Setup of rev 12:
// UART_FIFO
module UART_FIFO(
    input clk,
    input reset,
    input [7:0] data_in,
    input data_valid,
    output [7:0] data_out
    );
Settings: LEC_CHECK=0, CAP_MARGIN=20, CORE_MARGIN=2, CORE_UTILIZATION=40, CTS_CLUSTER_SIZE=11, HOLD_SLACK_MARGIN=-0.02, SLEW_MARGIN=15; clock period 20.0 ns.
run.sh (not shown) runs the stock make flow with config.mk's settings and CLKGATE_MAP_FILE=.
Edits applied to the flow inputs when going from rev 12 to rev 13:
- a change of CORE_UTILIZATION from 40 to 68
- a change of CTS_CLUSTER_SIZE from 11 to 98
- a deleted HOLD_SLACK_MARGIN that had been -0.02
- a change of SLEW_MARGIN from 15 to 20
- an added PLACE_DENSITY of 0.36
- a change of the clock period (ns, I/O delays scaled along) from 20.0 to 12.8
Findings:
Reported for rev 13 and rev 12, number of logic stages on the critical path including buffering turned out identical to the last digit. Going from rev 12 to rev 13, die outline area shows a reduction of 41%; worst slack on hold paths increased by 0.0046 ns relative to the old numbers.

* * *

Setup of run A:
UART_FIFO again, from the RTL that the note above started with.
export LEC_CHECK = 0
export CAP_MARGIN = 20
export CORE_MARGIN = 2
export CORE_UTILIZATION = 16
export SLEW_MARGIN = 20
create_clock -name core_clock -period 6.18 [get_ports {clk}]
Run A finished all stages; the layout is clean.
Inputs modified between run A and run B:
- SETUP_SLACK_MARGIN now 1.01, previously not set
- CORE_UTILIZATION now 72, was 16
- the clock period (ns, I/O delays scaled along) now 3.43, was 6.18
==> comparison <==
Looking at slowest library cell on the worst path, the ha_2 result is from run B; the ha_1 one comes from run A. On worst stage delay on the critical path: run B sits below run A. What run A reported for number of buffers created by CTS has to be multiplied by 1.05 to get the figure for run B. Comparing met1 track demand over resource for run A and run B, the smaller number came from run A. Measured against each other, run A and run B differ in area added between synthesis and finish, the higher figure coming from run A. Per the comparison of run B with run A, number of antenna violations at the first check in global routing saw little to no change, chip footprint went down, largest driver fanout on the critical path dropped 3. Against run A, run B reports a number of iterations in the first detailed-routing pass that is higher. Number of cells produced by synthesis across run A and run B: no real change. Taking run A as the reference point, the vertical extent of the die of run B falls by about 50%. Run B: full flow OK, the timing, DRC and antenna checks passed. Looking only at global-route track usage on met3, and setting everything else aside, the lower value of run A and run B goes to run A.
Here is what was changed in the inputs of run C compared with run B.
- ABC_AREA: unset -> 1
- CTS_CLUSTER_SIZE: unset -> 72
- SETUP_SLACK_MARGIN: 1.01 -> -0.11
[summary]
Run C: all stages complete, timing, DRC and antenna checks passed
The setup slack of run C is smaller than that of run B.
Against run B, run C reports a final clock period utilization by the worst path that is higher.
From run B to run C the numbers moved as follows: insertion delay at the late pin of the worst-skew pair held, delay of the slowest critical-path stage lost 0.06 ns.
In run C, number of global-route vias before repair is higher than in run B.
Run C ended with more shortest clock period the worst path allows after layout than run B.
Relative to run B, count of cell instances traversed by the critical path has increased by 3 in run C.

* * *

## north
UART_FIFO again, from the RTL that the note above started with.
==> flow/config.mk <==
export PLATFORM = sky130hd
export DESIGN_NAME = UART_FIFO
export DESIGN_NICKNAME = UART_FIFO
export VERILOG_FILES = /design/flow/design.v
export SDC_FILE = /design/flow/constraint.sdc
export NUM_CORES = 4
export LEC_CHECK = 0
export ABC_AREA = 1
export CAP_MARGIN = 20
export CORE_ASPECT_RATIO = 1.45
export CORE_MARGIN = 2
export CORE_UTILIZATION = 72
export CTS_CLUSTER_DIAMETER = 363
export CTS_CLUSTER_SIZE = 16
export SETUP_SLACK_MARGIN = 1.02
export SLEW_MARGIN = 35
==> flow/constraint.sdc <==
create_clock -name core_clock -period 3.5 [get_ports {clk}]
set_input_delay 0.7000 -clock core_clock [delete_from_list [all_inputs] [get_ports {clk}]]
set_output_delay 0.7000 -clock core_clock [all_outputs]
set_load 0.01 [all_outputs]
The following lists how south was set up differently from north:
==> flow/config.mk <==
export PLATFORM = sky130hd
export DESIGN_NAME = UART_FIFO
export DESIGN_NICKNAME = UART_FIFO
export VERILOG_FILES = /design/flow/design.v
export SDC_FILE = /design/flow/constraint.sdc
export NUM_CORES = 4
export LEC_CHECK = 0
export CAP_MARGIN = 20
export CORE_MARGIN = 2
export CORE_UTILIZATION = 40
export SLEW_MARGIN = 20
==> flow/constraint.sdc <==
create_clock -name core_clock -period 20.0 [get_ports {clk}]
set_input_delay 4.0000 -clock core_clock [delete_from_list [all_inputs] [get_ports {clk}]]
set_output_delay 4.0000 -clock core_clock [all_outputs]
set_load 0.01 [all_outputs]
--- outcome ---
south completed; timing, DRC and antenna clean. The final wirelength of south is lower than that of north. Relative to north, proportion of synthesized area in mux cells has increased by 18 points in south. Global-route usage: south < north. Non-filler instance count after layout for south is lower than for north. Compared with north, south shows a lower wire length per cell after detailed routing. On south: sequential share of layout area is 0.62 points higher than what north gave. south — net switching power about 80% lower, north as reference. Of north and south, the run reporting the higher post-route clock skew was south.
[inputs] east vs south
-- flow/config.mk --
<<< south, line 9
export CORE_MARGIN = 2
export CORE_UTILIZATION = 40
export SLEW_MARGIN = 20
>>> east, line 9
export CORE_MARGIN = 2
export CORE_UTILIZATION = 72
export PLACE_DENSITY_LB_ADDON = 0.0
export SETUP_SLACK_MARGIN = 1.02
export SLEW_MARGIN = 20
==> flow/constraint.sdc <==
create_clock -name core_clock -period 3.43 [get_ports {clk}]
set_input_delay 0.6860 -clock core_clock [delete_from_list [all_inputs] [get_ports {clk}]]
set_output_delay 0.6860 -clock core_clock [all_outputs]
set_load 0.01 [all_outputs]
### Flow results
Comparing east and south, the lower wire length reported by the detailed router was measured on south.
south reports its library cell contributing the largest single delay on the critical path as inv_8 while east reports a21oi_2.
Share of the core filled with cells in the final layout, east and south: larger value in east
Worst hold slack after final layout: east vs south down 0.11 ns
Relative to south, the share of the final layout cell area in sequential cells of east is lower by 0.53 points.
east vs south: fraction of power consumed by the clock network down in east
east vs south, end of the critical path: m2.F4.mem[4][3] vs m4.F4.mem[5][3]
Compared with south, east shows a higher post-layout instance area.
east against south: final net count grew by 28; power consumed by combinational cells climbed 550%; post-synthesis to final-layout area growth moved up; count of clock buffers in the final design decreased about 6.5%.
What west does differently from east at the input level:
-- flow/config.mk --
<<< east, line 7
export LEC_CHECK = 0
export CAP_MARGIN = 20
>>> west, line 7
export LEC_CHECK = 0
export ABC_AREA = 1
export CAP_MARGIN = 20
<<< east, line 10
export CORE_UTILIZATION = 72
export PLACE_DENSITY_LB_ADDON = 0.0
export SETUP_SLACK_MARGIN = 1.02
export SLEW_MARGIN = 20
>>> west, line 11
export CORE_UTILIZATION = 72
export CTS_CLUSTER_SIZE = 94
export HOLD_SLACK_MARGIN = 0.29
export PLACE_DENSITY_LB_ADDON = 0.2
export SETUP_SLACK_MARGIN = -0.24
export SLEW_MARGIN = 20
--- outcome ---
Compared with east, in west per-instance average area after synthesis now sits lower, worst setup slack now sits lower, half-perimeter wire length of the detailed placement result now sits higher. Of west and east, the run reporting the higher share of total power consumed by net switching was west.
Changes in middle relative to west:
-- flow/config.mk --
<<< west, line 11
export CORE_UTILIZATION = 72
export CTS_CLUSTER_SIZE = 94
export HOLD_SLACK_MARGIN = 0.29
export PLACE_DENSITY_LB_ADDON = 0.2
export SETUP_SLACK_MARGIN = -0.24
export SLEW_MARGIN = 20
>>> middle, line 11
export CORE_UTILIZATION = 72
export CTS_CLUSTER_SIZE = 72
export GPL_ROUTABILITY_DRIVEN = 0
export SETUP_SLACK_MARGIN = 1.01
export SLEW_MARGIN = 20
Findings:
Headroom to the max-slew limit in middle is 5.4 points lower than in west
As far as data required time of the critical path is concerned, west and middle perform about the same.
middle against west; total power is up by a few percent.
Comparing middle with west, the detailed-route via count came out essentially unchanged.
The sequential share of power reported for middle is smaller than that of west by 1.6 points.
Compared middle against west; register cell area after layout within noise.
As far as post-synthesis net count goes, middle and west are indistinguishable; the numbers are identical.
middle reached the final stage; the timing, DRC and antenna checks on its layout passed.
In middle relative to west, highest clock rate had gone up by a few percent.
The via count of the first global-routing pass on west is in line with that on middle.
Clock-buffer cell count ends up lower on west.
middle — net switching fraction of the power 0.58 points lower, west as reference

* * *

UART_FIFO again, from the RTL that the note above started with.
Design UART_FIFO, start of the top module:
module UART_FIFO(
    input clk,
    input reset,
    input [7:0] data_in,
    input data_valid,
    output [7:0] data_out
    );
    wire tx_clk, rx_clk;
    wire tx_fifo_full, tx_fifo_empty;
    wire rx_fifo_full, rx_fifo_empty;
    wire tx_busy,rx_busy; 
    wire rx_done;
    wire [7:0] tx_fifo_data_out;
    wire [7:0] rx_data;
    wire serial_data;
    reg tx_start;
    wire tx_fifo_wr_en;
    reg tx_fifo_rd_en;
    reg rx_fifo_wr_en;
    wire rx_fifo_rd_en;
    assign tx_fifo_wr_en = data_valid;
    assign rx_fifo_rd_en = ~rx_fifo_empty;
    always@(posedge clk or posedge reset)
    begin
        if(reset)
        begin
            tx_start <= 0;
            tx_fifo_rd_en <= 0;
        end
        else if(tx_clk)
        begin
            if((tx_fifo_empty==0)&&(tx_busy==0)&&(tx_start==0))
            begin
                tx_start <= 1'b1;
                tx_fifo_rd_en <= 1'b1;
            end
  ...
make LEC_CHECK=0 CAP_MARGIN=20 CORE_MARGIN=2 CORE_UTILIZATION=69 CTS_CLUSTER_SIZE=98 SLEW_MARGIN=20 finish   # period 18.5 ns
The first run produced a clean layout.
Next try:
- ABC_AREA: default -> 1
- CORE_UTILIZATION: 69 -> 72
- CTS_CLUSTER_SIZE: 98 -> default
- clock period: 18.5 -> 3.5 ns (I/O delays scaled with it)
The new run produced a clean layout.
Worst hold slack got worse by 0.034 ns.
Non-clock buffer count is higher by 7.
Power is higher to 5.1 times its value.
Final area is higher by 5.2%.
Critical path depth is higher by 3.
Register-to-register slack got worse by 15 ns.
Worst setup slack got worse by 13 ns.
First-iteration DRC count is higher by 94%.
Synthesized area is higher by 6.3%.
Sequential cell count is unchanged.
Next try:
- CTS_CLUSTER_SIZE: default -> 80
- PLACE_DENSITY_LB_ADDON: default -> 0.19
- SETUP_SLACK_MARGIN: default -> 1.01
- clock period: 3.5 -> 3.43 ns (I/O delays scaled with it)
Effect:
- fmax climbs by 19%
- via count is higher by 0.54%
- die area stays the same
- design area went up by 1.7%
- wire length falls by 1.7%
- flip-flop count stays the same
Power figures rest on the tool's default switching activity, not on a simulated workload.
